==> inputs of v4 <==
==> flow/design.v (excerpt) <==
module izhikevich_neuron #(parameter DT = 16'h0100)  
(
    input wire clk,
    input wire rst,
    input wire [15:0] I,           
    output reg spike               
);
Settings: LEC_CHECK=0, CAP_MARGIN=30, CELL_PAD_IN_SITES_DETAIL_PLACEMENT=2, CELL_PAD_IN_SITES_GLOBAL_PLACEMENT=2, CORE_MARGIN=6, CORE_UTILIZATION=55, CTS_CLUSTER_DIAMETER=338, CTS_CLUSTER_SIZE=28, GPL_ROUTABILITY_DRIVEN=0, HOLD_SLACK_MARGIN=0.22, MIN_ROUTING_LAYER=met2, PLACE_DENSITY=0.51, SETUP_SLACK_MARGIN=1.1, SLEW_MARGIN=0, TNS_END_PERCENT=25; clock period 8.2 ns.
run.sh (not shown) runs the stock make flow with config.mk's settings and CLKGATE_MAP_FILE=.
==> v39 (differences from v4) <==
==> flow/config.mk (replaced) <==
export PLATFORM = sky130hd
export DESIGN_NAME = izhikevich_neuron
export DESIGN_NICKNAME = izhikevich_neuron
export VERILOG_FILES = /design/flow/design.v
export SDC_FILE = /design/flow/constraint.sdc
export NUM_CORES = 4
export LEC_CHECK = 0
export ABC_AREA = 1
export CAP_MARGIN = 20
export CORE_MARGIN = 2
export CORE_UTILIZATION = 72
export MAX_ROUTING_LAYER = met4
export PLACE_DENSITY_LB_ADDON = 0.08
export SLEW_MARGIN = 20
==> flow/constraint.sdc (replaced) <==
create_clock -name core_clock -period 6.49 [get_ports {clk}]
set_input_delay 1.2980 -clock core_clock [delete_from_list [all_inputs] [get_ports {clk}]]
set_output_delay 1.2980 -clock core_clock [all_outputs]
set_load 0.01 [all_outputs]
==> v30 (differences from v4) <==
==> flow/config.mk (replaced) <==
export PLATFORM = sky130hd
export DESIGN_NAME = izhikevich_neuron
export DESIGN_NICKNAME = izhikevich_neuron
export VERILOG_FILES = /design/flow/design.v
export SDC_FILE = /design/flow/constraint.sdc
export NUM_CORES = 4
export LEC_CHECK = 0
export CAP_MARGIN = 5
export CORE_MARGIN = 2
export CORE_UTILIZATION = 72
export CTS_CLUSTER_DIAMETER = 193
export CTS_CLUSTER_SIZE = 98
export HOLD_SLACK_MARGIN = -0.07
export PLACE_DENSITY = 0.6
export SLEW_MARGIN = 20
==> flow/constraint.sdc (replaced) <==
create_clock -name core_clock -period 10.2 [get_ports {clk}]
set_input_delay 2.0400 -clock core_clock [delete_from_list [all_inputs] [get_ports {clk}]]
set_output_delay 2.0400 -clock core_clock [all_outputs]
set_load 0.01 [all_outputs]
==> qor summary <==
| metric | v30 | v4 | v39 |
|---|---|---|---|
| Outcome | finished with violations | stopped before the end | stopped before the end |
| Failing step | - | detailed placement | global routing |
| Layout check failures | setup timing | - | - |
| Total setup buffers inserted after CTS | 49 | - | 40 |
| Cell area after synthesis | 14640 sq um | 14640 sq um | 15690 sq um |
| TritonCTS Buffers | 5 | - | 5 |
| Cell count listed in synth_stat.txt | 1637 | 1637 | 2026 |
| Floorplan core density | 72.83% | 56.19% | 72.56% |
| Adders+Majority by Area | 55.73% | 55.73% | 52.01% |
| FP Rows | 52 | 59 | 54 |
| Inst Count DP | 2106 | - | 2538 |
| Proportion of synthesized area in mux cells | 0.2905% | 0.2905% | 0% |
| Yosys aoi share | 8.075% | 8.075% | 7.576% |
| Post-cts repair resize count | 88 | - | 203 |
| Core area | 20100 sq um | 26060 sq um | 21620 sq um |
| Total Die Area | 21490 sq um | 30680 sq um | 22990 sq um |
| X dimension of the die | 146.6 microns | 175.2 microns | 151.6 microns |
| Sequential cell area fraction in the yosys report | 5.699% | 5.699% | 5.319% |
| Mean cell area of the mapped netlist | 8.945 sq um | 8.945 sq um | 7.744 sq um |
| Die Height | 146.6 microns | 175.2 microns | 151.6 microns |

==> run a <==
Starting RTL as in the previous note.
clock: 18.6 ns
lec_check: 0
abc_area: 0
cap_margin: 0
cell_pad_in_sites_detail_placement: 1
cell_pad_in_sites_global_placement: 2
core_aspect_ratio: 1.92
core_margin: 3
core_utilization: 72
cts_cluster_size: 83
gpl_routability_driven: 0
gpl_timing_driven: 0
place_density_lb_addon: 0.2
setup_slack_margin: 2.61
slew_margin: 20
tns_end_percent: 60
==> inputs of run b, as changes to run a <==
==> flow/config.mk (replaced) <==
export PLATFORM = sky130hd
export DESIGN_NAME = izhikevich_neuron
export DESIGN_NICKNAME = izhikevich_neuron
export VERILOG_FILES = /design/flow/design.v
export SDC_FILE = /design/flow/constraint.sdc
export NUM_CORES = 4
export LEC_CHECK = 0
export ABC_AREA = 1
export CAP_MARGIN = 20
export CORE_ASPECT_RATIO = 0.92
export CORE_MARGIN = 2
export CORE_UTILIZATION = 72
export PLACE_DENSITY = 0.6
export SETUP_SLACK_MARGIN = 3.96
export SLEW_MARGIN = 20
export TNS_END_PERCENT = 10
==> flow/constraint.sdc (replaced) <==
create_clock -name core_clock -period 13.4 [get_ports {clk}]
set_input_delay 2.6800 -clock core_clock [delete_from_list [all_inputs] [get_ports {clk}]]
set_output_delay 2.6800 -clock core_clock [all_outputs]
set_load 0.01 [all_outputs]
==> inputs of run c, as changes to run a <==
==> flow/config.mk (replaced) <==
export PLATFORM = sky130hd
export DESIGN_NAME = izhikevich_neuron
export DESIGN_NICKNAME = izhikevich_neuron
export VERILOG_FILES = /design/flow/design.v
export SDC_FILE = /design/flow/constraint.sdc
export NUM_CORES = 4
export LEC_CHECK = 0
export ABC_AREA = 1
export CAP_MARGIN = 20
export CORE_MARGIN = 2
export CORE_UTILIZATION = 71
export CTS_CLUSTER_DIAMETER = 179
export PLACE_DENSITY = 0.38
export SETUP_SLACK_MARGIN = -0.63
export SLEW_MARGIN = 20
==> flow/constraint.sdc (replaced) <==
create_clock -name core_clock -period 10.0 [get_ports {clk}]
set_input_delay 2.0000 -clock core_clock [delete_from_list [all_inputs] [get_ports {clk}]]
set_output_delay 2.0000 -clock core_clock [all_outputs]
set_load 0.01 [all_outputs]
==> comparison <==
- Run a never finished: it broke off in global placement without I/O (3_1_place_gp_skip_io) with FLW-0024. Run c completed and failed the layout checks on setup timing. Run b completed with no timing, DRC or antenna violations.
- Of run c and run b, run c has the higher final cell count (gap 7.5%, measured against run b).
- Sequential share of layout area: run c is lower than run b (0.59 points).
- Against run b, the synthesized area of run a is lower by 6.7%.
- Of run c and run b, run c has the higher core utilization (gap 4.8 points).
- In synthesized cell count, run c and run b do not differ.
- Between run b and run c, the lower non-clock buffer count is in run b (gap 191).
- In run b the wire length is smaller than in run c, by 25%.
- Against run c, the maximum frequency of run b is larger by about 5.3%.
